===== flow/config.mk =====
export PLATFORM = sky130hd
export DESIGN_NAME = CS
export DESIGN_NICKNAME = CS
export VERILOG_FILES = /design/flow/design.v
export SDC_FILE = /design/flow/constraint.sdc
export NUM_CORES = 4
export LEC_CHECK = 0
export CAP_MARGIN = 5
export CELL_PAD_IN_SITES_DETAIL_PLACEMENT = 1
export CORE_ASPECT_RATIO = 1.35
export CORE_MARGIN = 8
export CORE_UTILIZATION = 70
export CTS_CLUSTER_DIAMETER = 27
export MAX_ROUTING_LAYER = met5
export MIN_ROUTING_LAYER = met2
export PLACE_DENSITY_LB_ADDON = 0.02
export SLEW_MARGIN = 20
export TNS_END_PERCENT = 75

===== flow/constraint.sdc =====
create_clock -name core_clock -period 85.4 [get_ports {clk}]
set_input_delay 17.0800 -clock core_clock [delete_from_list [all_inputs] [get_ports {clk}]]
set_output_delay 17.0800 -clock core_clock [all_outputs]
set_load 0.01 [all_outputs]

===== flow/design.v =====
module CS(clk, reset, X, Y);
	input clk, reset; 
	input [7:0] X;
	output [9:0] Y;
	reg [9:0] X1,X2, X3, X4, X5, X6, X7, X8, X9;
	wire[9:0] avg_w;
	reg [9:0] avg;
	reg [9:0] appr;
	wire[9:0] Y_keep_w;
	reg [9:0] Y;
	reg [12:0] avg_dividend;
	reg [12:0] Y_dividend;
	reg [12:0] total_num;
	reg [9:0] least;
	wire [12:0] avg_dis = 13'd9;
	wire [12:0] Y_dis = 13'd8;
	always @(negedge clk) begin
		if(reset) begin
			X1 <= 0; X2 <= 0; X3 <= 0; X4 <= 0; X5 <= 0; X6 <= 0; X7 <= 0; X8 <= 0; X9 <= 0;
			avg_dividend <= 0;
			total_num <= 0;
		end  
		else begin 
			if (total_num < 9)
				total_num <= total_num + 1;
			X1 <= X2;
			X2 <= X3;
			X3 <= X4;
			X4 <= X5;
			X5 <= X6;
			X6 <= X7;
			X7 <= X8;
			X8 <= X9;
			X9 <= X;
			avg_dividend <= X2+X3+X4+X5+X6+X7+X8+X9+X; 	
		end  
	end  
	calc c1(avg_dividend, avg_dis, avg_w);
	always @(*) begin
		avg = avg_w;
		appr = X1;
		least = 1000;
		if( (avg >= X1) && (avg - X1) < least) begin
			appr = X1;
			least = avg - X1;
		end
		if(avg >= X2 && (avg - X2) < least) begin
			appr = X2;
			least = avg - X2;
		end
		if(avg >= X3 && (avg - X3) < least) begin
			appr = X3;
			least = avg - X3;
		end
		if(avg >= X4 && (avg - X4) < least) begin
			appr = X4;
			least = avg - X4;
		end
		if(avg >= X5 && (avg - X5) < least) begin
			appr = X5;
			least = avg - X5;
		end
		if(avg >= X6 && (avg - X6) < least) begin
			appr = X6;
			least = avg - X6;
		end
		if(avg >= X7 && (avg - X7) < least) begin
			appr = X7;
			least = avg - X7;
		end
		if(avg >= X8 && (avg - X8) < least) begin
			appr = X8;
			least = avg - X8;
		end
		if(avg >= X9 && (avg - X9) < least) begin
			appr = X9;
			least = avg - X9;
		end
		Y_dividend = avg_dividend + avg_dis*appr;
	end  
	calc c2(Y_dividend, Y_dis, Y_keep_w);	
	always @(posedge clk) begin
		if (total_num >= 9)
			Y <= Y_keep_w;
	end 
endmodule
module  calc
    #(parameter width=13)   
	(dividend, divisor, merchant);
	input [width-1:0]       dividend;   
	input [width-1:0]       divisor;   
	output [width-1:0]      merchant;   
	reg [width-1:0]     	temp_dividend;  
	reg [width-1:0]      	temp_divisor;  
	reg [2*width-1:0]    	temp_did;
	reg [2*width-1:0]   	temp_dis;
	reg [width-1:0]      	merchant;   
	reg [width-1:0]      	remainder;   
	integer 		i;
    always @(*) begin
		temp_dividend = dividend;
		temp_divisor = divisor;	
	end
    always @(*) begin
		temp_did = {{width{1'b0}}, temp_dividend};
		temp_dis = {temp_divisor, {width{1'b0}}};
		for(i = 0; i < width; i = i +1) begin
			temp_did = temp_did << 1;
			if(temp_did >= temp_dis) 
				temp_did = temp_did - temp_dis + 1'b1;
			else 
				temp_did = temp_did;
		end  
		merchant = temp_did[width-1:0];
		remainder = temp_did[width*2-1: width];
	end  
endmodule

===== flow/run.sh =====
#!/bin/bash
# the make line also repeats each setting of config.mk as NAME=value (left out here)
make -C /OpenROAD-flow-scripts/flow DESIGN_CONFIG=/design/flow/config.mk WORK_HOME=/design/flow/orfs CLKGATE_MAP_FILE= finish

==> results of run 1 <==
metrics by stage:
stage / cell area [sq um] / hold slack (ps)
after global placement: 16300 / 445
after floorplan: 15900 / 429
==> impl_metrics.yaml, run 1 <==
# yosys + openroad results
status:
  status: "stopped before the end"
  failed_stage: "detailed placement"
  tool.error: "[ERROR DPL-0033] detailed placement checks failed during check placement."
yosys:
  yosys-top-cells-area: "ha_1 15%, dfxtp_1 12%, fa_1 8.7%"
  yosys_warnings: 4
  most_common_cell: "nor2_1"
  synth-xor-area-share_pct: 5.83
  ys_ff: 107
  edf_count: 10
  netlist.area_leader.share_pct: 15.1
  synth_cells: 1987
  ys_top_logic_family: "AND-OR/OR-AND gates"
  ys_area_sq_mm: 0.0159
  mux_area_share_pct: 4.77
  synth_cell_type_count: 112
  synthesis.area_sq_mm: 0.0159
  yosys.area.top_type: "ha_1"
  ys_sh_adder_pct: 24.0
  synthArstFlopShare_pct: 0
  ys.flop_type: "dfxtp_1"
  simple_gate_share_pct: 20.6
  ys_cells: 1987
  synthAoiAreaFrac_pct: 24.9
  postSynthSeqShare_pct: 14.1
  syn_area_per_cell_sq_um: 7.99
  synth.top_cells.by_count: "197 x nor2_1, 192 x ha_1, 178 x inv_1"
placed_design:
  gp_congestion: 1.10
  port_buffers: 19
floorplan:
  die_area_sq_mm: 0.0278
  fp-utilization_pct: 70.6
  fp.dieW_microns: 146
  die_h_microns: 191
  io_pins: 20
  core_sq_mm: 0.0225
  rows: 64
==> run 2, diff against run 1 <==
- CAP_MARGIN: 5 -> 15
- CELL_PAD_IN_SITES_DETAIL_PLACEMENT: 1 -> not set
- CORE_ASPECT_RATIO: 1.35 -> not set
- CORE_UTILIZATION: 70 -> 22
- CTS_CLUSTER_DIAMETER: 27 -> not set
- CTS_CLUSTER_SIZE: not set -> 64
- MAX_ROUTING_LAYER: met5 -> met4
- MIN_ROUTING_LAYER: met2 -> not set
- PLACE_DENSITY_LB_ADDON: 0.02 -> 0.28
- SLEW_MARGIN: 20 -> 35
- TNS_END_PERCENT: 75 -> 40
- clock period: 85.4 -> 98.7 ns (I/O delays scaled with it)
==> run 2 against run 1 <==
Net effect:
- now clean on timing, DRC and antenna
- synthesized area unchanged
- die area increased to 2.9 times the previous value
- synthesized cell count did not move
==> impl_metrics.yaml, run 2 <==
# yosys + openroad results
detailed_routing:
  routedLengthMet1_microns: 23800
  via_per_inst: 4.87
  via_count: 14800
  drtPass1Iterations: 5
  route.detailed.drc: 0
  wl_met3_microns: 1560
  postRouteAntennaNets: 0
  drt_iter0_markers: 830
  insertedDiodeCount: 0
  totalWireLength_microns: 51000
  wl_per_cell_microns: 16.8
  highest_layer: "met4"
  routed-wl-met2_microns: 24200
yosys:
  synthAoiAreaFrac_pct: 24.9
  ys.flop_type: "dfxtp_1"
  ys_cells: 1987
  syn_area_per_cell_sq_um: 7.99
  most_common_cell: "nor2_1"
  synth.top_cells.by_count: "197 x nor2_1, 192 x ha_1, 178 x inv_1"
  mux_area_share_pct: 4.77
  postSynthSeqShare_pct: 14.1
  synth_cells: 1987
  yosys.area.top_type: "ha_1"
  yosys_warnings: 4
  simple_gate_share_pct: 20.6
  ys_area_sq_mm: 0.0159
  ys_top_logic_family: "AND-OR/OR-AND gates"
  synth_cell_type_count: 112
  ys_sh_adder_pct: 24.0
  synthArstFlopShare_pct: 0
  synth-xor-area-share_pct: 5.83
  synthesis.area_sq_mm: 0.0159
  netlist.area_leader.share_pct: 15.1
  yosys-top-cells-area: "ha_1 15%, dfxtp_1 12%, fa_1 8.7%"
  ys_ff: 107
  edf_count: 10
floorplan:
  io_pins: 20
  fp-utilization_pct: 22.2
  core_sq_mm: 0.0715
  die_h_microns: 285
  rows: 98
  fp.dieW_microns: 285
  die_area_sq_mm: 0.0810
final_timing:
  final.setup.tns_ps: 0
  hold_violations: 0
  tightest_slew_ps: 861
  rsz0062_at_grt: "false"
  relSlewSlack_pct: 42.4
  report.final.slew_viol_count: 0
  setup_viol: 0
  worst_slack_ps: 9750
  skew_ps: 61.8
placed_design:
  place_ws_ps: 9930
  port_buffers: 19
  dp.cells: 2927
  hpwlAfterDp_microns: 42300
  gp_congestion: 0.928
setup_path:
  cp_data_required_time_ps: 98840
  crit_path_max_fanout: 28
  setup.worst_path.start: "avg_dividend[9]$_SDFF_NP0_"
  reg2reg_slack_ps: 9750
  cp.depth: 156
  crit_type: "reg -> reg"
  crit_arrival_ps: 89090
  cp-end-kind: "flip-flop"
  slowest_stage: "a41oi_4"
  cp_num_buf_inv: 9
  crit_path_frequent_cell: "ha_1"
  reg2reg_from: "avg_dividend[9]$_SDFF_NP0_"
  critPathMaxStageDelay_ps: 740
  critPathCapture: "Y[0]$_SDFFCE_PN0P_"
  cpLargestDelayFamily: "AND-OR/OR-AND gates"
  timing.rr.end: "Y[0]$_SDFFCE_PN0P_"
  critPathLaunchType: "flip-flop"
  rr_worst_depth: 156
finish:
  final_nets: 2355
  syn2layout_area_growth_pct: 12.3
  final_core_util_pct: 25.0
  fin_cells: 3038
  num-fill-cells: 7842
cts:
  insertion_delay_ps: 460
  cts_tree: "done"
  cts_buffer_depth: 2
  clock_sinks: 107
  root_buffer: "clkbuf_16"
  postCtsSetupRepairBufs: 0
  cts_hold_buffers: 0
  htreeDepth: 3
  path_clk_slew_ps: 90
  post_cts_resized: 0
  cts_inserted_buffers: 9
worst_hold_path:
  hold_depth: 1
  min_from: "total_num[11]$_SDFFE_NP0N_"
  min_path_type: "reg -> reg"
  hold_end: "total_num[11]$_SDFFE_NP0N_"
flow_run:
  cap_violations: 0
  warning_count: 128
global_routing:
  grt_max_degree: 81
  antenna_found_initial: 0
  grt_first_pass_wirelength_microns: 80900
  grt_use_total_pct: 12.5
  grt_pass1_vias: 15100
  grt_remaining_overflow: 0
status:
  status: "timing/DRC/antenna clean"
## run 2: final cells by class
type / count / area [sq um] / area share (%)
tap: 950 / 1190 / 6.66
sequential: 107 / 2240 / 12.6
clock inverter: 103 / 427 / 2.39
inverter: 186 / 698 / 3.91
clock buffer: 9 / 225 / 1.26
multi-input combinational: 1649 / 12700 / 71.5
timing repair buffer: 34 / 312 / 1.75
## run 2: routing by layer
metal	vias to the layer above	global-route usage, %
li1	7367	-
met1	7082	15.1
met2	280	20.9
met3	81	2.08
met4	0	4.42
met5	-	-
## run 2: per-stage QoR
stage	hold slack, ps	cell area (sq um)
after global placement	445	17200
after detailed placement	449	17200
after floorplan	429	15900
final	459	17800
after global routing	466	17800
after CTS	461	17800
==> run 3, diff against run 2 <==
- CAP_MARGIN: 15 -> 20
- CORE_MARGIN: 8 -> 2
- CORE_UTILIZATION: 22 -> 58
- CTS_CLUSTER_SIZE: 64 -> not set
- MAX_ROUTING_LAYER: met4 -> not set
- PLACE_DENSITY_LB_ADDON: 0.28 -> not set
- SLEW_MARGIN: 35 -> 20
- TNS_END_PERCENT: 40 -> not set
- clock period: 98.7 -> 38.2 ns (I/O delays scaled with it)
==> run 3 against run 2 <==
Net effect:
- the flow now stops in global routing
- die area fell by 65%
- synthesized cell count did not move
- synthesized area did not move
==> impl_metrics.yaml, run 3 <==
# yosys + openroad results
status:
  status: "stopped before the end"
  failed_stage: "global routing"
  tool.error: "[ERROR GRT-0232] Routing congestion too high. Check the congestion heatmap in the GUI."
cts:
  root_buffer: "clkbuf_16"
  cts_buffer_depth: 2
  cts_inserted_buffers: 9
  htreeDepth: 3
  clock_sinks: 107
floorplan:
  die_area_sq_mm: 0.0287
  rows: 60
  fp-utilization_pct: 58.9
  fp.dieW_microns: 169
  die_h_microns: 169
  io_pins: 20
  core_sq_mm: 0.0270
yosys:
  synth.top_cells.by_count: "197 x nor2_1, 192 x ha_1, 178 x inv_1"
  ys_sh_adder_pct: 24.0
  synthesis.area_sq_mm: 0.0159
  ys_top_logic_family: "AND-OR/OR-AND gates"
  synth-xor-area-share_pct: 5.83
  synthAoiAreaFrac_pct: 24.9
  edf_count: 10
  yosys-top-cells-area: "ha_1 15%, dfxtp_1 12%, fa_1 8.7%"
  ys.flop_type: "dfxtp_1"
  synthArstFlopShare_pct: 0
  yosys_warnings: 4
  mux_area_share_pct: 4.77
  syn_area_per_cell_sq_um: 7.99
  ys_area_sq_mm: 0.0159
  synth_cell_type_count: 112
  ys_cells: 1987
  synth_cells: 1987
  most_common_cell: "nor2_1"
  netlist.area_leader.share_pct: 15.1
  simple_gate_share_pct: 20.6
  postSynthSeqShare_pct: 14.1
  ys_ff: 107
  yosys.area.top_type: "ha_1"
placed_design:
  hpwlAfterDp_microns: 46100
  place_ws_ps: -12610
  gp_congestion: 0.970
  port_buffers: 19
  placed_area_sq_mm: 0.0218
  dp.cells: 2977
global_routing:
  grt_remaining_overflow: 22
  grt_use_total_pct: 75.0
-- run 3: routing by layer --
metal / global-route usage, % / overflow
met1: 70.9 / 0
met5: 16.9 / 0
met2: 94.6 / 12
met3: 58.7 / 0
met4: 82.6 / 10
-- run 3: timing repair --
item | CTS
endpoints found under the hold margin | 0
setup buffers | 105
pin swaps | 126
hold buffers | 0
resized | 158
endpoints found under the setup margin | 10
cloned | 1
==> run 4, diff against run 3 <==
- CELL_PAD_IN_SITES_DETAIL_PLACEMENT: not set -> 2
- CELL_PAD_IN_SITES_GLOBAL_PLACEMENT: not set -> 2
- CORE_UTILIZATION: 58 -> 71
- CTS_CLUSTER_DIAMETER: not set -> 127
- CTS_CLUSTER_SIZE: not set -> 43
- GPL_ROUTABILITY_DRIVEN: not set -> 1
- GPL_TIMING_DRIVEN: not set -> 0
- MAX_ROUTING_LAYER: not set -> met5
- MIN_ROUTING_LAYER: not set -> met2
- PLACE_DENSITY_LB_ADDON: not set -> 0.21
- SETUP_SLACK_MARGIN: not set -> 5.0
- TNS_END_PERCENT: not set -> 60
- clock period: 38.2 -> 63.8 ns (I/O delays scaled with it)
==> run 4 against run 3 <==
Net effect:
- the run fails in global placement without I/O
- die area shrank 18%
- synthesized area unchanged
- synthesized cell count unchanged
==> impl_metrics.yaml, run 4 <==
# yosys + openroad results
floorplan:
  fp-utilization_pct: 72.5
  die_h_microns: 154
  fp.dieW_microns: 154
  core_sq_mm: 0.0219
  rows: 54
  die_area_sq_mm: 0.0236
yosys:
  edf_count: 10
  ys_area_sq_mm: 0.0159
  ys_top_logic_family: "AND-OR/OR-AND gates"
  ys_ff: 107
  syn_area_per_cell_sq_um: 7.99
  yosys.area.top_type: "ha_1"
  ys_sh_adder_pct: 24.0
  synthAoiAreaFrac_pct: 24.9
  yosys_warnings: 4
  synth_cells: 1987
  synthesis.area_sq_mm: 0.0159
  synthArstFlopShare_pct: 0
  synth-xor-area-share_pct: 5.83
  most_common_cell: "nor2_1"
  netlist.area_leader.share_pct: 15.1
  mux_area_share_pct: 4.77
  ys_cells: 1987
  postSynthSeqShare_pct: 14.1
  synth.top_cells.by_count: "197 x nor2_1, 192 x ha_1, 178 x inv_1"
  simple_gate_share_pct: 20.6
  synth_cell_type_count: 112
  ys.flop_type: "dfxtp_1"
  yosys-top-cells-area: "ha_1 15%, dfxtp_1 12%, fa_1 8.7%"
status:
  status: "stopped before the end"
  tool.error: "[ERROR FLW-0024] Place density exceeds 1.0 (current PLACE_DENSITY_LB_ADDON =  0.21). Please check if the value of  PLACE_DENSITY_LB_ADDON is between 0 and 0.99."
  failed_stage: "global placement without I/O"
==> run 5, diff against run 4 <==
- CELL_PAD_IN_SITES_DETAIL_PLACEMENT: 2 -> not set
- CELL_PAD_IN_SITES_GLOBAL_PLACEMENT: 2 -> 0
- CORE_UTILIZATION: 71 -> 72
- CTS_CLUSTER_DIAMETER: 127 -> not set
- CTS_CLUSTER_SIZE: 43 -> 80
- GPL_ROUTABILITY_DRIVEN: 1 -> 0
- GPL_TIMING_DRIVEN: 0 -> not set
- MAX_ROUTING_LAYER: met5 -> met4
- MIN_ROUTING_LAYER: met2 -> not set
- PLACE_DENSITY_LB_ADDON: 0.21 -> 0.04
- SETUP_SLACK_MARGIN: 5.0 -> -1.72
==> run 5 against run 4 <==
Net effect:
- now fails the layout checks on negative setup slack
- die area shrank 1.3%
- synthesized cell count is the same
- synthesized area is the same
==> impl_metrics.yaml, run 5 <==
# yosys + openroad results
status:
  status: "failed layout checks"
  failed_checks: "negative setup slack"
yosys:
  synth_cell_type_count: 112
  ys_ff: 107
  ys_area_sq_mm: 0.0159
  yosys-top-cells-area: "ha_1 15%, dfxtp_1 12%, fa_1 8.7%"
  yosys.area.top_type: "ha_1"
  ys_cells: 1987
  synthAoiAreaFrac_pct: 24.9
  synth-xor-area-share_pct: 5.83
  ys_top_logic_family: "AND-OR/OR-AND gates"
  syn_area_per_cell_sq_um: 7.99
  synth.top_cells.by_count: "197 x nor2_1, 192 x ha_1, 178 x inv_1"
  synthArstFlopShare_pct: 0
  mux_area_share_pct: 4.77
  yosys_warnings: 4
  synthesis.area_sq_mm: 0.0159
  most_common_cell: "nor2_1"
  ys.flop_type: "dfxtp_1"
  ys_sh_adder_pct: 24.0
  postSynthSeqShare_pct: 14.1
  netlist.area_leader.share_pct: 15.1
  edf_count: 10
  synth_cells: 1987
  simple_gate_share_pct: 20.6
placed_design:
  hpwlAfterDp_microns: 39100
  placed_area_sq_mm: 0.0172
  port_buffers: 19
setup_path:
  setup.worst_path.start: "avg_dividend[1]$_SDFF_NP0_"
  crit_path_frequent_cell: "ha_1"
  cpLargestDelayFamily: "AND-OR/OR-AND gates"
  crit_path_max_fanout: 16
  cp-end-kind: "flip-flop"
  critPathLaunchType: "flip-flop"
  critPathCapture: "Y[0]$_SDFFCE_PN0P_"
  cp.depth: 164
  crit_arrival_ps: 65530
  slowest_stage: "o41ai_4"
  reg2reg_from: "avg_dividend[1]$_SDFF_NP0_"
  reg2reg_slack_ps: -1600
  crit_type: "reg -> reg"
  timing.rr.end: "Y[0]$_SDFFCE_PN0P_"
  critPathMaxStageDelay_ps: 470
  rr_worst_depth: 164
  cp_data_required_time_ps: 63930
  cp_num_buf_inv: 16
global_routing:
  grt_max_degree: 98
  grt_use_total_pct: 44.1
  grt_remaining_overflow: 0
  grt_first_pass_wirelength_microns: 82000
  grt_pass1_vias: 16700
  antenna_found_initial: 0
worst_hold_path:
  hold_end: "total_num[9]$_SDFFE_NP0N_"
  min_path_type: "reg -> reg"
  hold_depth: 1
  min_from: "total_num[9]$_SDFFE_NP0N_"
final_timing:
  setup_viol: 3
  rsz0062_at_grt: "true"
  skew_ps: 93.4
  relSlewSlack_pct: 27.8
  final.setup.tns_ps: -3090
  report.final.slew_viol_count: 0
  hold_violations: 0
  tightest_slew_ps: 1080
  worst_slack_ps: -1600
flow_run:
  cap_violations: 0
  warning_count: 129
floorplan:
  fp-utilization_pct: 73.0
  core_sq_mm: 0.0218
  io_pins: 20
  rows: 54
  die_h_microns: 153
  fp.dieW_microns: 153
  die_area_sq_mm: 0.0233
cts:
  cts_inserted_buffers: 9
  cts_hold_buffers: 0
  cts_tree: "done"
  root_buffer: "clkbuf_16"
  insertion_delay_ps: 480
  path_clk_slew_ps: 90
  clock_sinks: 107
  htreeDepth: 3
  cts_buffer_depth: 2
detailed_routing:
  via_count: 17500
  route.detailed.drc: 0
  postRouteAntennaNets: 0
  drtPass1Iterations: 8
  drt_iter0_markers: 1942
  totalWireLength_microns: 53900
  wl_per_cell_microns: 21.4
  via_per_inst: 6.94
  insertedDiodeCount: 0
finish:
  syn2layout_area_growth_pct: 17.6
  final_cell_area_sq_mm: 0.0187
  final_nets: 2508
[run 5: metrics by stage]
step	hold WS (ps)	utilization [%]	std cells	worst slack, ps
after global placement	445	79.2	2367	-612
after detailed placement	451	79.2	2367	-2060
after CTS	472	82.7	2481	-1700
after global routing	480	85.8	2522	-3040
after floorplan	429	-	1991	-1710
final	470	85.8	2522	-1600
[run 5: repair_timing]
action / in CTS / in global routing
cloned: 0 / 2
endpoints found under the setup margin: 2 / 4
setup buffers: 2 / 41
pin swaps: 0 / 40
resized: 9 / 90
[run 5: final cells by class]
| type | count | area (sq um) |
|---|---|---|
| clock inverter | 104 | 455 |
| clock buffer | 9 | 225 |
| inverter | 186 | 702 |
| multi-input combinational | 1651 | 13200 |
| sequential | 107 | 2240 |
| fill | 1217 | 3080 |
| tap | 280 | 350 |
| timing repair buffer | 185 | 1460 |
[run 5: metal layers]
metal	wire (microns)	global-route usage (%)	up-vias
met5	0	-	-
met4	4390	28.2	0
met3	5770	10.6	434
met2	24000	69.4	1326
met1	19700	50.7	8039
li1	-	-	7701
==> run 6, diff against run 5 <==
- ABC_AREA: not set -> 1
- CAP_MARGIN: 20 -> 40
- CELL_PAD_IN_SITES_GLOBAL_PLACEMENT: 0 -> not set
- CORE_ASPECT_RATIO: not set -> 1.54
- CTS_CLUSTER_DIAMETER: not set -> 348
- CTS_CLUSTER_SIZE: 80 -> 10
- GPL_ROUTABILITY_DRIVEN: 0 -> not set
- MAX_ROUTING_LAYER: met4 -> not set
- PLACE_DENSITY_LB_ADDON: 0.04 -> not set
- SETUP_SLACK_MARGIN: -1.72 -> 2.93
- SLEW_MARGIN: 20 -> 40
- TNS_END_PERCENT: 60 -> 5
- clock period: 63.8 -> 30.5 ns (I/O delays scaled with it)
==> run 6 against run 5 <==
Net effect:
- the run now fails in detailed placement
- die area is 2.0% lower
- synthesized cell count is 17% higher
- synthesized area is 2.2% lower
==> impl_metrics.yaml, run 6 <==
# yosys + openroad results
yosys:
  mux_area_share_pct: 0
  ys_ff: 107
  ys_cells: 2329
  postSynthSeqShare_pct: 14.4
  netlist.area_leader.share_pct: 15.5
  ys_top_logic_family: "simple AND/OR/NAND/NOR gates"
  edf_count: 10
  synth_cells: 2329
  yosys-top-cells-area: "ha_1 15%, dfxtp_1 13%, nand2_1 12%"
  synthAoiAreaFrac_pct: 14.0
  yosys_warnings: 4
  ys_area_sq_mm: 0.0155
  synth_cell_type_count: 64
  simple_gate_share_pct: 30.3
  most_common_cell: "nand2_1"
  yosys.area.top_type: "ha_1"
  ys.flop_type: "dfxtp_1"
  ys_sh_adder_pct: 24.4
  synthesis.area_sq_mm: 0.0155
  syn_area_per_cell_sq_um: 6.67
  synth.top_cells.by_count: "512 x nand2_1, 387 x inv_1, 213 x nor2_1"
  synth-xor-area-share_pct: 5.86
  synthArstFlopShare_pct: 0
placed_design:
  port_buffers: 19
  gp_congestion: 1.00
floorplan:
  core_sq_mm: 0.0211
  fp-utilization_pct: 73.5
  rows: 66
  die_area_sq_mm: 0.0228
  fp.dieW_microns: 122
  die_h_microns: 186
  io_pins: 20
status:
  failed_stage: "detailed placement"
  tool.error: "[ERROR DPL-0033] detailed placement checks failed during check placement."
  status: "stopped before the end"
-- run 6: stage by stage --
step              TNS [ps]  setup WS (ps)
floorplan           -77800         -10540
global placement    -75750         -10040
==> run 7, diff against run 6 <==
- ABC_AREA: 1 -> not set
- CAP_MARGIN: 40 -> 20
- CORE_ASPECT_RATIO: 1.54 -> not set
- CORE_UTILIZATION: 72 -> 66
- CTS_CLUSTER_DIAMETER: 348 -> not set
- CTS_CLUSTER_SIZE: 10 -> not set
- SETUP_SLACK_MARGIN: 2.93 -> -2.0
- SLEW_MARGIN: 40 -> 20
- clock period: 30.5 -> 54.2 ns (I/O delays scaled with it)
==> run 7 against run 6 <==
Net effect:
- the run fails in global routing
- synthesized cell count down 15%
- synthesized area up 2.2%
- die area up 11%
==> impl_metrics.yaml, run 7 <==
# yosys + openroad results
yosys:
  ys.flop_type: "dfxtp_1"
  ys_cells: 1987
  mux_area_share_pct: 4.77
  synth.top_cells.by_count: "197 x nor2_1, 192 x ha_1, 178 x inv_1"
  ys_ff: 107
  synthArstFlopShare_pct: 0
  synth_cells: 1987
  netlist.area_leader.share_pct: 15.1
  most_common_cell: "nor2_1"
  yosys-top-cells-area: "ha_1 15%, dfxtp_1 12%, fa_1 8.7%"
  yosys_warnings: 4
  synthesis.area_sq_mm: 0.0159
  simple_gate_share_pct: 20.6
  yosys.area.top_type: "ha_1"
  synth-xor-area-share_pct: 5.83
  edf_count: 10
  ys_area_sq_mm: 0.0159
  synth_cell_type_count: 112
  syn_area_per_cell_sq_um: 7.99
  synthAoiAreaFrac_pct: 24.9
  postSynthSeqShare_pct: 14.1
  ys_top_logic_family: "AND-OR/OR-AND gates"
  ys_sh_adder_pct: 24.0
cts:
  clock_sinks: 107
  cts_inserted_buffers: 9
  cts_hold_buffers: 0
  root_buffer: "clkbuf_16"
  htreeDepth: 3
  cts_buffer_depth: 2
global_routing:
  grt_use_total_pct: 82.6
  grt_remaining_overflow: 112
placed_design:
  placed_area_sq_mm: 0.0205
  hpwlAfterDp_microns: 46500
  gp_congestion: 1.00
  port_buffers: 19
  place_ws_ps: -4400
floorplan:
  fp.dieW_microns: 159
  fp-utilization_pct: 67.5
  rows: 56
  die_area_sq_mm: 0.0253
  die_h_microns: 159
  io_pins: 20
  core_sq_mm: 0.0235
status:
  status: "stopped before the end"
  tool.error: "[ERROR GRT-0116] Global routing finished with congestion. Check the congestion regions in the DRC Viewer."
  failed_stage: "global routing"
==> run 7: repair_timing <==
action                     4_1_cts
hold endpoints to repair         0
gates resized                   88
pin swaps                       72
setup endpoints to repair        6
buffers inserted                43
==> run 7: layer usage <==
| metal | GRT overflow | track usage (%) |
|---|---|---|
| met5 | 0 | 41.9 |
| met4 | 45 | 87.1 |
| met3 | 2 | 70.2 |
| met2 | 65 | 96.7 |
| met1 | 0 | 80.3 |
==> run 7: stage by stage <==
stage	instances	util, %
3_3_place_gp	2783	87.1
2_1_floorplan	1991	-
4_1_cts	2935	93.1
3_5_place_dp	2783	87.1
==> run 8, diff against run 7 <==
- CORE_UTILIZATION: 66 -> 71
- CTS_CLUSTER_SIZE: not set -> 36
- SETUP_SLACK_MARGIN: -2.0 -> not set
- TNS_END_PERCENT: 5 -> not set
- clock period: 54.2 -> 66.1 ns (I/O delays scaled with it)
==> run 8 against run 7 <==
Net effect:
- the layout now fails its checks (negative setup slack)
- synthesized area unchanged
- die area is 6.9% lower
- synthesized cell count unchanged
==> impl_metrics.yaml, run 8 <==
# yosys + openroad results
setup_path:
  cp-end-kind: "flip-flop"
  crit_path_max_fanout: 12
  cp_data_required_time_ps: 66230
  reg2reg_from: "avg_dividend[8]$_SDFF_NP0_"
  setup.worst_path.start: "avg_dividend[8]$_SDFF_NP0_"
  cp_num_buf_inv: 16
  slowest_stage: "mux2i_1"
  critPathMaxStageDelay_ps: 750
  cp.depth: 158
  critPathLaunchType: "flip-flop"
  timing.rr.end: "Y[0]$_SDFFCE_PN0P_"
  crit_type: "reg -> reg"
  rr_worst_depth: 158
  crit_arrival_ps: 67070
  reg2reg_slack_ps: -850
  critPathCapture: "Y[0]$_SDFFCE_PN0P_"
  cpLargestDelayFamily: "AND-OR/OR-AND gates"
yosys:
  ys.flop_type: "dfxtp_1"
  ys_area_sq_mm: 0.0159
  ys_sh_adder_pct: 24.0
  synth_cell_type_count: 112
  synth.top_cells.by_count: "197 x nor2_1, 192 x ha_1, 178 x inv_1"
  synth_cells: 1987
  postSynthSeqShare_pct: 14.1
  simple_gate_share_pct: 20.6
  synthesis.area_sq_mm: 0.0159
  most_common_cell: "nor2_1"
  syn_area_per_cell_sq_um: 7.99
  mux_area_share_pct: 4.77
  ys_ff: 107
  synthArstFlopShare_pct: 0
  yosys-top-cells-area: "ha_1 15%, dfxtp_1 12%, fa_1 8.7%"
  netlist.area_leader.share_pct: 15.1
  ys_top_logic_family: "AND-OR/OR-AND gates"
  edf_count: 10
  yosys.area.top_type: "ha_1"
  synthAoiAreaFrac_pct: 24.9
  yosys_warnings: 4
  ys_cells: 1987
  synth-xor-area-share_pct: 5.83
status:
  failed_checks: "negative setup slack"
  status: "failed layout checks"
detailed_routing:
  drt_iter0_markers: 2827
  totalWireLength_microns: 60400
  drtPass1Iterations: 18
  postRouteAntennaNets: 0
  via_per_inst: 7.20
  route.detailed.drc: 0
  highest_layer: "met4"
  wl_met3_microns: 7690
  wl_per_cell_microns: 23.8
  routedLengthMet1_microns: 20500
  insertedDiodeCount: 0
  via_count: 18200
  routed-wl-met2_microns: 26300
placed_design:
  port_buffers: 19
  placed_area_sq_mm: 0.0171
  place_ws_ps: -1280
  dp.cells: 2339
  hpwlAfterDp_microns: 38700
  gp_congestion: 0.999
final_timing:
  worst_slack_ps: -846
  relSlewSlack_pct: 23.4
  setup_viol: 2
  skew_ps: 100
  report.final.slew_viol_count: 0
  hold_violations: 0
  fin_worst_hold_slack_ps: 460
  final.setup.tns_ps: -1500
  tightest_slew_ps: 1150
worst_hold_path:
  min_from: "total_num[7]$_SDFFE_NP0N_"
  hold_end: "total_num[7]$_SDFFE_NP0N_"
  hold_depth: 1
  min_path_type: "reg -> reg"
cts:
  insertion_delay_ps: 480
  cts_inserted_buffers: 9
  htreeDepth: 3
  cts_tree: "done"
  cts_buffer_depth: 2
  clock_sinks: 107
  cts_hold_buffers: 0
  path_clk_slew_ps: 90
  root_buffer: "clkbuf_16"
floorplan:
  fp.dieW_microns: 154
  fp-utilization_pct: 72.5
  core_sq_mm: 0.0219
  rows: 54
  die_area_sq_mm: 0.0236
  die_h_microns: 154
  io_pins: 20
flow_run:
  warning_count: 130
  cap_violations: 0
global_routing:
  grt_max_degree: 98
  grt_pass1_vias: 16400
  grt_use_total_pct: 42.3
  grt_remaining_overflow: 0
  grt_first_pass_wirelength_microns: 81400
  antenna_found_initial: 0
finish:
  final_cell_area_sq_mm: 0.0193
  final_core_util_pct: 88.1
  syn2layout_area_growth_pct: 21.4
  final_nets: 2521
  num-fill-cells: 1076
  fin_cells: 2535
run 8: what timing repair did:
action                                  4_1_cts  5_1_grt
pin swaps                                    11       79
endpoints found under the setup margin        3        4
resized                                      26      184
setup buffers                                17       67
run 8: metal layers:
metal  up-vias  global-route usage (%)
met3       594                    9.70
li1       7725                       -
met2      1601                    70.0
met5         -                       0
met4         0                    23.1
met1      8326                    50.9
run 8: area by class of cell:
type | instances | area (sq um) | share of cell area (%)
Multi-Input combinational cell | 1649 | 13700 | 71.1
Sequential cell | 107 | 2250 | 11.6
Timing Repair Buffer | 200 | 1610 | 8.36
Inverter | 186 | 702 | 3.64
Clock inverter | 104 | 447 | 2.32
Tap cell | 280 | 350 | 1.82
Clock buffer | 9 | 225 | 1.17
==> run 9, diff against run 8 <==
- ABC_AREA: not set -> 1
- CORE_UTILIZATION: 71 -> 72
- CTS_CLUSTER_SIZE: 36 -> 99
- PLACE_DENSITY: not set -> 0.38
- clock period: 66.1 -> 62.2 ns (I/O delays scaled with it)
==> run 9 against run 8 <==
Net effect:
- the run now finishes clean
- core utilization decreased by 5.1 points
- non-clock buffer count shrank 126
- final cell count up 8.9%
- final area shrank 9.2%
- critical path depth up 37
- synthesized area fell by 2.2%
- wire length fell by 17%
- global-route usage down 1.3 points
- register-to-register slack better by 2100 ps
- flip-flop count unchanged
- largest cell class unchanged
- highest routed layer unchanged
==> impl_metrics.yaml, run 9 <==
# yosys + openroad results
setup_path:
  crit_arrival_ps: 61120
  reg2reg_from: "avg_dividend[7]$_SDFF_NP0_"
  crit_path_max_fanout: 27
  critPathMaxStageDelay_ps: 640
  crit_type: "reg -> reg"
  cpLargestDelayFamily: "simple AND/OR/NAND/NOR gates"
  slowest_stage: "dfxtp_1"
  critPathLaunchType: "flip-flop"
  crit_path_frequent_cell: "nand2_1"
  cp_num_buf_inv: 17
  cp.depth: 195
  timing.rr.end: "Y[0]$_SDFFCE_PN0P_"
  reg2reg_slack_ps: 1230
  rr_worst_depth: 195
  cp_data_required_time_ps: 62350
  critPathCapture: "Y[0]$_SDFFCE_PN0P_"
  cp-end-kind: "flip-flop"
  setup.worst_path.start: "avg_dividend[7]$_SDFF_NP0_"
cts:
  htreeDepth: 3
  insertion_delay_ps: 470
  cts_buffer_depth: 2
  cts_inserted_buffers: 9
  cts_hold_buffers: 0
  path_clk_slew_ps: 90
  clock_sinks: 107
  cts_tree: "done"
  root_buffer: "clkbuf_16"
final_timing:
  hold_violations: 0
  worst_slack_ps: 1230
  tightest_slew_ps: 1020
  skew_ps: 82.6
  final.setup.tns_ps: 0
  report.final.slew_viol_count: 0
  setup_viol: 0
  relSlewSlack_pct: 32.1
global_routing:
  antenna_found_initial: 0
  grt_use_total_pct: 40.9
  grt_max_degree: 87
  grt_pass1_vias: 15800
  grt_remaining_overflow: 0
  grt_first_pass_wirelength_microns: 73800
detailed_routing:
  via_count: 17000
  insertedDiodeCount: 0
  drtPass1Iterations: 9
  drt_iter0_markers: 1910
  route.detailed.drc: 0
  postRouteAntennaNets: 0
  wl_per_cell_microns: 18.2
  totalWireLength_microns: 50200
  via_per_inst: 6.16
yosys:
  mux_area_share_pct: 0
  yosys.area.top_type: "ha_1"
  synthesis.area_sq_mm: 0.0155
  ys_cells: 2329
  yosys_warnings: 4
  ys_top_logic_family: "simple AND/OR/NAND/NOR gates"
  syn_area_per_cell_sq_um: 6.67
  synth_cell_type_count: 64
  ys.flop_type: "dfxtp_1"
  netlist.area_leader.share_pct: 15.5
  synthAoiAreaFrac_pct: 14.0
  synth-xor-area-share_pct: 5.86
  ys_area_sq_mm: 0.0155
  ys_sh_adder_pct: 24.4
  edf_count: 10
  ys_ff: 107
  simple_gate_share_pct: 30.3
  yosys-top-cells-area: "ha_1 15%, dfxtp_1 13%, nand2_1 12%"
  synth.top_cells.by_count: "512 x nand2_1, 387 x inv_1, 213 x nor2_1"
  synthArstFlopShare_pct: 0
  postSynthSeqShare_pct: 14.4
  most_common_cell: "nand2_1"
  synth_cells: 2329
flow_run:
  warning_count: 130
  cap_violations: 0
floorplan:
  rows: 53
  fp-utilization_pct: 73.7
  die_h_microns: 151
  fp.dieW_microns: 151
  io_pins: 20
  die_area_sq_mm: 0.0228
  core_sq_mm: 0.0211
worst_hold_path:
  min_path_type: "reg -> reg"
  hold_end: "total_num[9]$_SDFFE_NP0N_"
  hold_depth: 2
  min_from: "total_num[9]$_SDFFE_NP0N_"
placed_design:
  place_ws_ps: -2220
  port_buffers: 19
  hpwlAfterDp_microns: 35700
  placed_area_sq_mm: 0.0160
  gp_congestion: 0.984
finish:
  comb_area_sq_mm: 0.0121
  num-fill-cells: 1375
  final_nets: 2751
  regArea_sq_mm: 0.00224
  syn2layout_area_growth_pct: 12.7
  final_core_util_pct: 83.0
  final_cell_area_sq_mm: 0.0175
status:
  status: "timing/DRC/antenna clean"
==> run 9: what timing repair did <==
item	in CTS	in global routing
resized	32	97
pin swaps	2	24
buffers inserted	6	32
cloned	1	3
endpoints found under the setup margin	4	5
==> run 9: layer usage <==
metal / routed length (microns) / global-route usage [%] / share of wire (%)
met1: 18100 / 45.5 / 36
met3: 4990 / 8.70 / 9.9
met4: 3840 / 26.2 / 7.6
met5: 0 / 0 / 0
met2: 23300 / 71.0 / 46
==> run 9: layout make-up <==
cell class | instances | area share (%)
Clock buffer | 9 | 1.29
Timing Repair Buffer | 74 | 3.60
Sequential cell | 107 | 12.8
Multi-Input combinational cell | 1784 | 68.9
Clock inverter | 104 | 2.64
Tap cell | 275 | 1.96
Inverter | 407 | 8.80
==> run 9: metrics by stage <==
stage               hold WS [ps]  instances
floorplan                    403       2333
global placement             414       2606
detailed placement           425       2606
CTS                          432       2725
global route                 443       2760
finish                       431       2760
==> run 10, diff against run 9 <==
- ABC_AREA: 1 -> 0
- CTS_CLUSTER_SIZE: 99 -> 36
- HOLD_SLACK_MARGIN: not set -> -0.09
- PLACE_DENSITY: 0.38 -> not set
- PLACE_DENSITY_LB_ADDON: not set -> 0.28
- clock period: 62.2 -> 56.8 ns (I/O delays scaled with it)
==> run 10 against run 9 <==
Net effect:
- the run now fails in clock tree synthesis
- die area grew 2.2%
- synthesized area rose by 2.2%
- synthesized cell count shrank 15%
==> impl_metrics.yaml, run 10 <==
# yosys + openroad results
placed_design:
  gp_congestion: 0.975
  place_ws_ps: -4150
  placed_area_sq_mm: 0.0203
  hpwlAfterDp_microns: 55100
  port_buffers: 19
yosys:
  netlist.area_leader.share_pct: 15.1
  synth_cell_type_count: 112
  most_common_cell: "nor2_1"
  yosys-top-cells-area: "ha_1 15%, dfxtp_1 12%, fa_1 8.7%"
  synth_cells: 1987
  ys.flop_type: "dfxtp_1"
  ys_sh_adder_pct: 24.0
  yosys_warnings: 4
  yosys.area.top_type: "ha_1"
  synthesis.area_sq_mm: 0.0159
  syn_area_per_cell_sq_um: 7.99
  synth.top_cells.by_count: "197 x nor2_1, 192 x ha_1, 178 x inv_1"
  ys_cells: 1987
  edf_count: 10
  synthArstFlopShare_pct: 0
  simple_gate_share_pct: 20.6
  mux_area_share_pct: 4.77
  ys_area_sq_mm: 0.0159
  synthAoiAreaFrac_pct: 24.9
  synth-xor-area-share_pct: 5.83
  ys_ff: 107
  ys_top_logic_family: "AND-OR/OR-AND gates"
  postSynthSeqShare_pct: 14.1
floorplan:
  core_sq_mm: 0.0218
  fp.dieW_microns: 153
  rows: 54
  die_h_microns: 153
  io_pins: 20
  fp-utilization_pct: 73.0
  die_area_sq_mm: 0.0233
status:
  status: "stopped before the end"
  tool.error: "[ERROR DPL-0038] Utilization greater than 100%, impossible to legalize"
  failed_stage: "clock tree synthesis"
[run 10: per-stage QoR]
step | hold WS, ps | instances
after floorplan | 429 | 1991
after global placement | 445 | 2730
after detailed placement | 456 | 2730
==> run 11, diff against run 10 <==
- ABC_AREA: 0 -> 1
- HOLD_SLACK_MARGIN: -0.09 -> 0.28
- clock period: 56.8 -> 55.5 ns (I/O delays scaled with it)
==> run 11 against run 10 <==
Net effect:
- the run fails in global routing
- synthesized cell count grew 17%
- synthesized area decreased by 2.2%
- die area is 2.1% lower
==> impl_metrics.yaml, run 11 <==
# yosys + openroad results
yosys:
  yosys.area.top_type: "ha_1"
  most_common_cell: "nand2_1"
  synth.top_cells.by_count: "512 x nand2_1, 387 x inv_1, 213 x nor2_1"
  simple_gate_share_pct: 30.3
  synth-xor-area-share_pct: 5.86
  synthArstFlopShare_pct: 0
  yosys-top-cells-area: "ha_1 15%, dfxtp_1 13%, nand2_1 12%"
  synth_cells: 2329
  mux_area_share_pct: 0
  syn_area_per_cell_sq_um: 6.67
  ys_cells: 2329
  synth_cell_type_count: 64
  ys.flop_type: "dfxtp_1"
  netlist.area_leader.share_pct: 15.5
  synthAoiAreaFrac_pct: 14.0
  yosys_warnings: 4
  synthesis.area_sq_mm: 0.0155
  ys_sh_adder_pct: 24.4
  edf_count: 10
  ys_ff: 107
  ys_area_sq_mm: 0.0155
  postSynthSeqShare_pct: 14.4
  ys_top_logic_family: "simple AND/OR/NAND/NOR gates"
floorplan:
  rows: 53
  fp-utilization_pct: 73.7
  fp.dieW_microns: 151
  die_area_sq_mm: 0.0228
  core_sq_mm: 0.0211
  die_h_microns: 151
  io_pins: 20
cts:
  htreeDepth: 3
  clock_sinks: 107
  cts_inserted_buffers: 9
  root_buffer: "clkbuf_16"
  cts_hold_buffers: 0
  cts_buffer_depth: 2
global_routing:
  grt_use_total_pct: 80.1
  grt_remaining_overflow: 163
placed_design:
  hpwlAfterDp_microns: 35800
  place_ws_ps: -2140
  gp_congestion: 1.01
  port_buffers: 19
status:
  tool.error: "[ERROR GRT-0232] Routing congestion too high. Check the congestion heatmap in the GUI."
  failed_stage: "global routing"
  status: "stopped before the end"
==> run 11: timing repair <==
action | CTS
resized | 59
endpoints found under the setup margin | 5
gates cloned | 2
pin swaps | 9
hold endpoints to repair | 0
setup buffers | 13
==> run 11: routing by layer <==
layer  track usage (%)  overflow
met1              76.0         3
met4              88.4        71
met5              33.4         0
met3              66.0         1
met2              96.3        88
==> run 11: through the flow <==
step | std cells | instance area, sq um | hold slack [ps] | TNS [ps]
after floorplan | 2333 | 15600 | 403 | 0
after global placement | 2684 | 16700 | 414 | -868
after detailed placement | 2684 | 16700 | 418 | -5300
after CTS | 2811 | 17600 | 427 | 0
==> run 12, diff against run 11 <==
- CAP_MARGIN: 20 -> 5
- CELL_PAD_IN_SITES_GLOBAL_PLACEMENT: not set -> 0
- CORE_UTILIZATION: 72 -> 71
- CTS_CLUSTER_DIAMETER: not set -> 190
- CTS_CLUSTER_SIZE: 36 -> 66
- GPL_ROUTABILITY_DRIVEN: not set -> 0
- HOLD_SLACK_MARGIN: 0.28 -> -0.1
- MAX_ROUTING_LAYER: not set -> met4
- PLACE_DENSITY_LB_ADDON: 0.28 -> not set
- SETUP_SLACK_MARGIN: not set -> 2.66
- TNS_END_PERCENT: not set -> 60
- clock period: 55.5 -> 32.7 ns (I/O delays scaled with it)
==> run 12 against run 11 <==
Net effect:
- the flow stops in clock tree synthesis
- die area increased by 1.4%
- synthesized cell count is the same
- synthesized area stayed put
==> impl_metrics.yaml, run 12 <==
# yosys + openroad results
status:
  status: "stopped before the end"
  failed_stage: "clock tree synthesis"
  tool.error: "[ERROR DPL-0038] Utilization greater than 100%, impossible to legalize"
yosys:
  ys_sh_adder_pct: 24.4
  netlist.area_leader.share_pct: 15.5
  most_common_cell: "nand2_1"
  mux_area_share_pct: 0
  ys_area_sq_mm: 0.0155
  postSynthSeqShare_pct: 14.4
  synth.top_cells.by_count: "512 x nand2_1, 387 x inv_1, 213 x nor2_1"
  synth-xor-area-share_pct: 5.86
  simple_gate_share_pct: 30.3
  ys_ff: 107
  ys_cells: 2329
  synthAoiAreaFrac_pct: 14.0
  ys_top_logic_family: "simple AND/OR/NAND/NOR gates"
  synthArstFlopShare_pct: 0
  yosys.area.top_type: "ha_1"
  synth_cells: 2329
  syn_area_per_cell_sq_um: 6.67
  yosys_warnings: 4
  edf_count: 10
  yosys-top-cells-area: "ha_1 15%, dfxtp_1 13%, nand2_1 12%"
  synth_cell_type_count: 64
  synthesis.area_sq_mm: 0.0155
  ys.flop_type: "dfxtp_1"
floorplan:
  die_h_microns: 152
  io_pins: 20
  rows: 54
  die_area_sq_mm: 0.0231
  fp-utilization_pct: 71.9
  fp.dieW_microns: 152
  core_sq_mm: 0.0216
placed_design:
  port_buffers: 19
  placed_area_sq_mm: 0.0209
  hpwlAfterDp_microns: 56200
[run 12: metrics by stage]
stage | std cells | setup slack (ps) | TNS [ps]
2_1_floorplan | 2333 | -9250 | -65330
3_3_place_gp | 3183 | -8570 | -61600
3_5_place_dp | 3183 | -11760 | -90640
==> run 13, diff against run 12 <==
- CAP_MARGIN: 5 -> 20
- CELL_PAD_IN_SITES_GLOBAL_PLACEMENT: 0 -> not set
- CORE_UTILIZATION: 71 -> 72
- CTS_CLUSTER_DIAMETER: 190 -> 375
- CTS_CLUSTER_SIZE: 66 -> 98
- GPL_ROUTABILITY_DRIVEN: 0 -> not set
- HOLD_SLACK_MARGIN: -0.1 -> not set
- MAX_ROUTING_LAYER: met4 -> not set
- PLACE_DENSITY: not set -> 0.4
- SETUP_SLACK_MARGIN: 2.66 -> not set
- TNS_END_PERCENT: 60 -> 10
- clock period: 32.7 -> 53.7 ns (I/O delays scaled with it)
==> run 13 against run 12 <==
Net effect:
- the flow stops in global routing
- synthesized cell count is the same
- synthesized area is the same
- die area shrank 1.4%
==> impl_metrics.yaml, run 13 <==
# yosys + openroad results
yosys:
  synthAoiAreaFrac_pct: 14.0
  synth-xor-area-share_pct: 5.86
  ys_top_logic_family: "simple AND/OR/NAND/NOR gates"
  edf_count: 10
  yosys_warnings: 4
  simple_gate_share_pct: 30.3
  ys_area_sq_mm: 0.0155
  netlist.area_leader.share_pct: 15.5
  synth_cell_type_count: 64
  mux_area_share_pct: 0
  yosys.area.top_type: "ha_1"
  postSynthSeqShare_pct: 14.4
  synthesis.area_sq_mm: 0.0155
  synthArstFlopShare_pct: 0
  synth_cells: 2329
  yosys-top-cells-area: "ha_1 15%, dfxtp_1 13%, nand2_1 12%"
  most_common_cell: "nand2_1"
  ys.flop_type: "dfxtp_1"
  ys_cells: 2329
  synth.top_cells.by_count: "512 x nand2_1, 387 x inv_1, 213 x nor2_1"
  ys_ff: 107
  syn_area_per_cell_sq_um: 6.67
  ys_sh_adder_pct: 24.4
floorplan:
  die_area_sq_mm: 0.0228
  core_sq_mm: 0.0211
  die_h_microns: 151
  io_pins: 20
  fp-utilization_pct: 73.7
  rows: 53
  fp.dieW_microns: 151
cts:
  root_buffer: "clkbuf_16"
  cts_inserted_buffers: 9
  clock_sinks: 107
  cts_buffer_depth: 2
  htreeDepth: 3
status:
  failed_stage: "global routing"
  status: "stopped before the end"
  tool.error: "[ERROR GRT-0232] Routing congestion too high. Check the congestion heatmap in the GUI."
placed_design:
  placed_area_sq_mm: 0.0169
  hpwlAfterDp_microns: 36400
  port_buffers: 19
  gp_congestion: 0.980
global_routing:
  grt_remaining_overflow: 6
  grt_use_total_pct: 78.9
run 13: timing repair:
action | CTS
resized | 70
endpoints found under the setup margin | 4
hold buffers | 0
cloned | 3
pin swaps | 21
setup buffers | 13
run 13: metrics by stage:
step | worst slack (ps) | instances | utilization (%)
after detailed placement | -2010 | 2705 | 80.2
after global placement | -508 | 2705 | 80.2
after floorplan | 57.7 | 2333 | -
after CTS | 24.9 | 2833 | 85.1
run 13: routing by layer:
layer  GRT usage (%)  GRT overflow
met1            78.3             0
met2            92.9             4
met3            66.2             0
met4            80.6             2
met5            34.8             0
==> run 14, diff against run 13 <==
- CTS_CLUSTER_DIAMETER: 375 -> 336
- CTS_CLUSTER_SIZE: 98 -> 99
- PLACE_DENSITY: 0.4 -> 0.38
- TNS_END_PERCENT: 10 -> 5
- clock period: 53.7 -> 40.6 ns (I/O delays scaled with it)
==> run 14 against run 13 <==
Net effect:
- the flow stops in clock tree synthesis
- synthesized area unchanged
- die area stayed put
- synthesized cell count unchanged
==> impl_metrics.yaml, run 14 <==
# yosys + openroad results
yosys:
  yosys.area.top_type: "ha_1"
  postSynthSeqShare_pct: 14.4
  synth.top_cells.by_count: "512 x nand2_1, 387 x inv_1, 213 x nor2_1"
  edf_count: 10
  synthArstFlopShare_pct: 0
  yosys_warnings: 4
  synth_cells: 2329
  ys_sh_adder_pct: 24.4
  ys_area_sq_mm: 0.0155
  netlist.area_leader.share_pct: 15.5
  synth-xor-area-share_pct: 5.86
  simple_gate_share_pct: 30.3
  ys_cells: 2329
  synthesis.area_sq_mm: 0.0155
  synth_cell_type_count: 64
  yosys-top-cells-area: "ha_1 15%, dfxtp_1 13%, nand2_1 12%"
  ys.flop_type: "dfxtp_1"
  ys_top_logic_family: "simple AND/OR/NAND/NOR gates"
  synthAoiAreaFrac_pct: 14.0
  most_common_cell: "nand2_1"
  mux_area_share_pct: 0
  syn_area_per_cell_sq_um: 6.67
  ys_ff: 107
floorplan:
  fp-utilization_pct: 73.7
  fp.dieW_microns: 151
  core_sq_mm: 0.0211
  die_h_microns: 151
  die_area_sq_mm: 0.0228
  rows: 53
  io_pins: 20
placed_design:
  port_buffers: 19
  place_ws_ps: -7740
  gp_congestion: 1.02
  hpwlAfterDp_microns: 53000
  placed_area_sq_mm: 0.0199
status:
  tool.error: "[ERROR DPL-0038] Utilization greater than 100%, impossible to legalize"
  failed_stage: "clock tree synthesis"
  status: "stopped before the end"
[run 14: through the flow]
stage	cells	TNS [ps]
detailed placement	3069	-49510
global placement	3069	-24110
floorplan	2333	-27730
==> run 15, diff against run 14 <==
- ABC_AREA: 1 -> not set
- CORE_UTILIZATION: 72 -> 40
- CTS_CLUSTER_DIAMETER: 336 -> not set
- CTS_CLUSTER_SIZE: 99 -> not set
- PLACE_DENSITY: 0.38 -> not set
- TNS_END_PERCENT: 5 -> not set
- clock period: 40.6 -> 79.7 ns (I/O delays scaled with it)
==> run 15 against run 14 <==
Net effect:
- synthesized cell count is 15% lower
- synthesized area increased by 2.2%
- the run now finishes clean
- die area up 81%
==> impl_metrics.yaml, run 15 <==
# yosys + openroad results
placed_design:
  gp_congestion: 0.935
  placed_area_sq_mm: 0.0166
  dp.cells: 2492
  port_buffers: 19
  place_ws_ps: -214
  hpwlAfterDp_microns: 38400
flow_run:
  warning_count: 128
  cap_violations: 0
worst_hold_path:
  hold_depth: 1
  min_from: "total_num[9]$_SDFFE_NP0N_"
  hold_end: "total_num[9]$_SDFFE_NP0N_"
  min_path_type: "reg -> reg"
detailed_routing:
  drtPass1Iterations: 6
  postRouteAntennaNets: 0
  wl_per_cell_microns: 18.1
  totalWireLength_microns: 47400
  drt_iter0_markers: 1117
  insertedDiodeCount: 0
  via_count: 15100
  route.detailed.drc: 0
  via_per_inst: 5.77
floorplan:
  fp-utilization_pct: 40.8
  die_h_microns: 203
  rows: 72
  die_area_sq_mm: 0.0413
  fp.dieW_microns: 203
  io_pins: 20
  core_sq_mm: 0.0389
yosys:
  edf_count: 10
  ys_ff: 107
  synthArstFlopShare_pct: 0
  ys.flop_type: "dfxtp_1"
  synthesis.area_sq_mm: 0.0159
  synthAoiAreaFrac_pct: 24.9
  yosys-top-cells-area: "ha_1 15%, dfxtp_1 12%, fa_1 8.7%"
  synth.top_cells.by_count: "197 x nor2_1, 192 x ha_1, 178 x inv_1"
  ys_cells: 1987
  synth_cell_type_count: 112
  yosys.area.top_type: "ha_1"
  ys_area_sq_mm: 0.0159
  yosys_warnings: 4
  netlist.area_leader.share_pct: 15.1
  simple_gate_share_pct: 20.6
  mux_area_share_pct: 4.77
  ys_top_logic_family: "AND-OR/OR-AND gates"
  most_common_cell: "nor2_1"
  postSynthSeqShare_pct: 14.1
  ys_sh_adder_pct: 24.0
  synth_cells: 1987
  syn_area_per_cell_sq_um: 7.99
  synth-xor-area-share_pct: 5.83
finish:
  final_core_util_pct: 45.2
  syn2layout_area_growth_pct: 10.7
  fin_cells: 2624
  num-fill-cells: 3930
  regArea_sq_mm: 0.00224
  final_cell_area_sq_mm: 0.0176
  final_nets: 2372
  comb_area_sq_mm: 0.0129
setup_path:
  cpLargestDelayFamily: "AND-OR/OR-AND gates"
  reg2reg_slack_ps: 3090
  rr_worst_depth: 164
  crit_path_max_fanout: 26
  setup.worst_path.start: "avg_dividend[9]$_SDFF_NP0_"
  crit_path_frequent_cell: "ha_1"
  reg2reg_from: "avg_dividend[9]$_SDFF_NP0_"
  critPathCapture: "Y[0]$_SDFFCE_PN0P_"
  timing.rr.end: "Y[0]$_SDFFCE_PN0P_"
  crit_arrival_ps: 76740
  crit_type: "reg -> reg"
  slowest_stage: "o21ai_1"
  cp.depth: 164
  cp-end-kind: "flip-flop"
  critPathLaunchType: "flip-flop"
  critPathMaxStageDelay_ps: 510
  cp_num_buf_inv: 11
  cp_data_required_time_ps: 79840
final_timing:
  fin_worst_hold_slack_ps: 458
  tightest_slew_ps: 1090
  worst_slack_ps: 3090
  final.setup.tns_ps: 0
  skew_ps: 64.6
  relSlewSlack_pct: 27.2
  hold_violations: 0
  setup_viol: 0
  report.final.slew_viol_count: 0
global_routing:
  antenna_found_initial: 0
  grt_use_total_pct: 22.8
  met3_usage_pct: 3.58
  grt_remaining_overflow: 0
  use_met1_pct: 28.2
  grt_first_pass_wirelength_microns: 76500
  grt_max_degree: 98
  grt_pass1_vias: 14900
  grt_busiest_layer: "met2"
  met2_usage_pct: 40.4
cts:
  cts_tree: "done"
  clock_sinks: 107
  cts_inserted_buffers: 9
  htreeDepth: 3
  insertion_delay_ps: 450
  root_buffer: "clkbuf_16"
  cts_buffer_depth: 2
  path_clk_slew_ps: 90
  cts_hold_buffers: 0
status:
  status: "timing/DRC/antenna clean"
[run 15: metal layers]
| layer | vias to the layer above | part of all wire (%) |
|---|---|---|
| met5 | - | 0 |
| met4 | 0 | 3.0 |
| met3 | 93 | 3.9 |
| met2 | 384 | 49 |
| met1 | 7234 | 45 |
| li1 | 7430 | - |
[run 15: area by class of cell]
type                            count  share of cell area [%]
Timing Repair Buffer               47                    2.26
Sequential cell                   107                    12.8
Tap cell                          518                    3.69
Multi-Input combinational cell   1653                    73.6
Inverter                          186                    3.99
Clock buffer                        9                    1.28
Clock inverter                    104                    2.45
[run 15: repair_timing]
action                     in CTS  in global routing
hold endpoints to repair        0                  0
setup buffers                   0                 16
pin swaps                       1                  6
setup endpoints to repair       2                  5
cloned                          1                  3
resized                         0                 26
==> run 16, diff against run 15 <==
- ABC_AREA: not set -> 1
- CORE_UTILIZATION: 40 -> 72
- clock period: 79.7 -> 86.2 ns (I/O delays scaled with it)
==> run 16 against run 15 <==
Net effect:
- register-to-register slack improved by 2000 ps
- synthesized area fell by 2.2%
- first-iteration DRC count rose by 34%
- via count rose by 5.6%
- global-route usage rose by 17 points
- flip-flop count did not move
- clock-buffer cell count did not move
==> impl_metrics.yaml, run 16 <==
# yosys + openroad results
yosys:
  synthAoiAreaFrac_pct: 14.0
  simple_gate_share_pct: 30.3
  synth.top_cells.by_count: "512 x nand2_1, 387 x inv_1, 213 x nor2_1"
  ys_area_sq_mm: 0.0155
  syn_area_per_cell_sq_um: 6.67
  netlist.area_leader.share_pct: 15.5
  yosys_warnings: 4
  ys_top_logic_family: "simple AND/OR/NAND/NOR gates"
  most_common_cell: "nand2_1"
  synth_cells: 2329
  synth_cell_type_count: 64
  ys_ff: 107
  synthesis.area_sq_mm: 0.0155
  ys_cells: 2329
  ys.flop_type: "dfxtp_1"
  postSynthSeqShare_pct: 14.4
  synth-xor-area-share_pct: 5.86
  yosys.area.top_type: "ha_1"
  synthArstFlopShare_pct: 0
  yosys-top-cells-area: "ha_1 15%, dfxtp_1 13%, nand2_1 12%"
  mux_area_share_pct: 0
  edf_count: 10
  ys_sh_adder_pct: 24.4
floorplan:
  io_pins: 20
  die_h_microns: 151
  rows: 53
  fp-utilization_pct: 73.7
  die_area_sq_mm: 0.0228
  fp.dieW_microns: 151
  core_sq_mm: 0.0211
cts:
  cts_tree: "done"
  postCtsSetupRepairBufs: 0
  cts_inserted_buffers: 9
  insertion_delay_ps: 450
  path_clk_slew_ps: 90
  clock_sinks: 107
  htreeDepth: 3
  root_buffer: "clkbuf_16"
  cts_buffer_depth: 2
  cts_hold_buffers: 0
  post_cts_resized: 0
final_timing:
  rsz0062_at_grt: "false"
  tightest_slew_ps: 1020
  setup_viol: 0
  relSlewSlack_pct: 31.9
  hold_violations: 0
  fin_worst_hold_slack_ps: 428
  worst_slack_ps: 5120
  skew_ps: 82.2
  report.final.slew_viol_count: 0
  final.setup.tns_ps: 0
setup_path:
  critPathLaunchType: "flip-flop"
  rr_worst_depth: 202
  cp.depth: 202
  cpLargestDelayFamily: "simple AND/OR/NAND/NOR gates"
  cp-end-kind: "flip-flop"
  slowest_stage: "o21ai_0"
  timing.rr.end: "Y[0]$_SDFFCE_PN0P_"
  crit_type: "reg -> reg"
  reg2reg_slack_ps: 5120
  cp_data_required_time_ps: 86320
  crit_path_max_fanout: 35
  critPathMaxStageDelay_ps: 750
  crit_arrival_ps: 81200
  crit_path_frequent_cell: "nand2_1"
  setup.worst_path.start: "avg_dividend[9]$_SDFF_NP0_"
  reg2reg_from: "avg_dividend[9]$_SDFF_NP0_"
  critPathCapture: "Y[0]$_SDFFCE_PN0P_"
  cp_num_buf_inv: 19
finish:
  syn2layout_area_growth_pct: 6.73
  final_cell_area_sq_mm: 0.0166
  final_nets: 2693
detailed_routing:
  via_count: 16000
  wl_per_cell_microns: 16.6
  via_per_inst: 5.92
  insertedDiodeCount: 0
  drt_iter0_markers: 1493
  totalWireLength_microns: 45000
  route.detailed.drc: 0
  postRouteAntennaNets: 0
  drtPass1Iterations: 9
worst_hold_path:
  min_path_type: "reg -> reg"
  hold_depth: 2
  hold_end: "total_num[4]$_SDFFE_NP0N_"
  min_from: "total_num[4]$_SDFFE_NP0N_"
placed_design:
  port_buffers: 19
  placed_area_sq_mm: 0.0159
  gp_congestion: 0.993
  hpwlAfterDp_microns: 35400
  place_ws_ps: 6200
status:
  status: "timing/DRC/antenna clean"
global_routing:
  antenna_found_initial: 0
  grt_remaining_overflow: 0
  grt_max_degree: 86
  grt_first_pass_wirelength_microns: 72200
  grt_use_total_pct: 39.9
  grt_pass1_vias: 15700
flow_run:
  cap_violations: 0
  warning_count: 130
run 16: metrics by stage:
step                util [%]  instances
finish                  78.6       2702
global route            78.6       2702
CTS                     78.6       2702
detailed placement      75.5       2590
global placement        75.5       2590
floorplan                  -       2333
run 16: routing by layer:
metal / global-route usage, % / wire (microns) / vias up
met5: 0 / 0 / -
met4: 27.0 / 3170 / 0
met3: 6.69 / 3390 / 223
met2: 68.7 / 21300 / 801
met1: 45.2 / 17100 / 7231
li1: - / - / 7734
run 16: cell type report:
| class | count | area, sq um |
|---|---|---|
| Multi-Input combinational cell | 1780 | 11600 |
| Tap cell | 275 | 344 |
| Clock buffer | 9 | 225 |
| Fill cell | 1596 | 4510 |
| Sequential cell | 107 | 2240 |
| Timing Repair Buffer | 20 | 193 |
| Inverter | 407 | 1530 |
| Clock inverter | 104 | 440 |
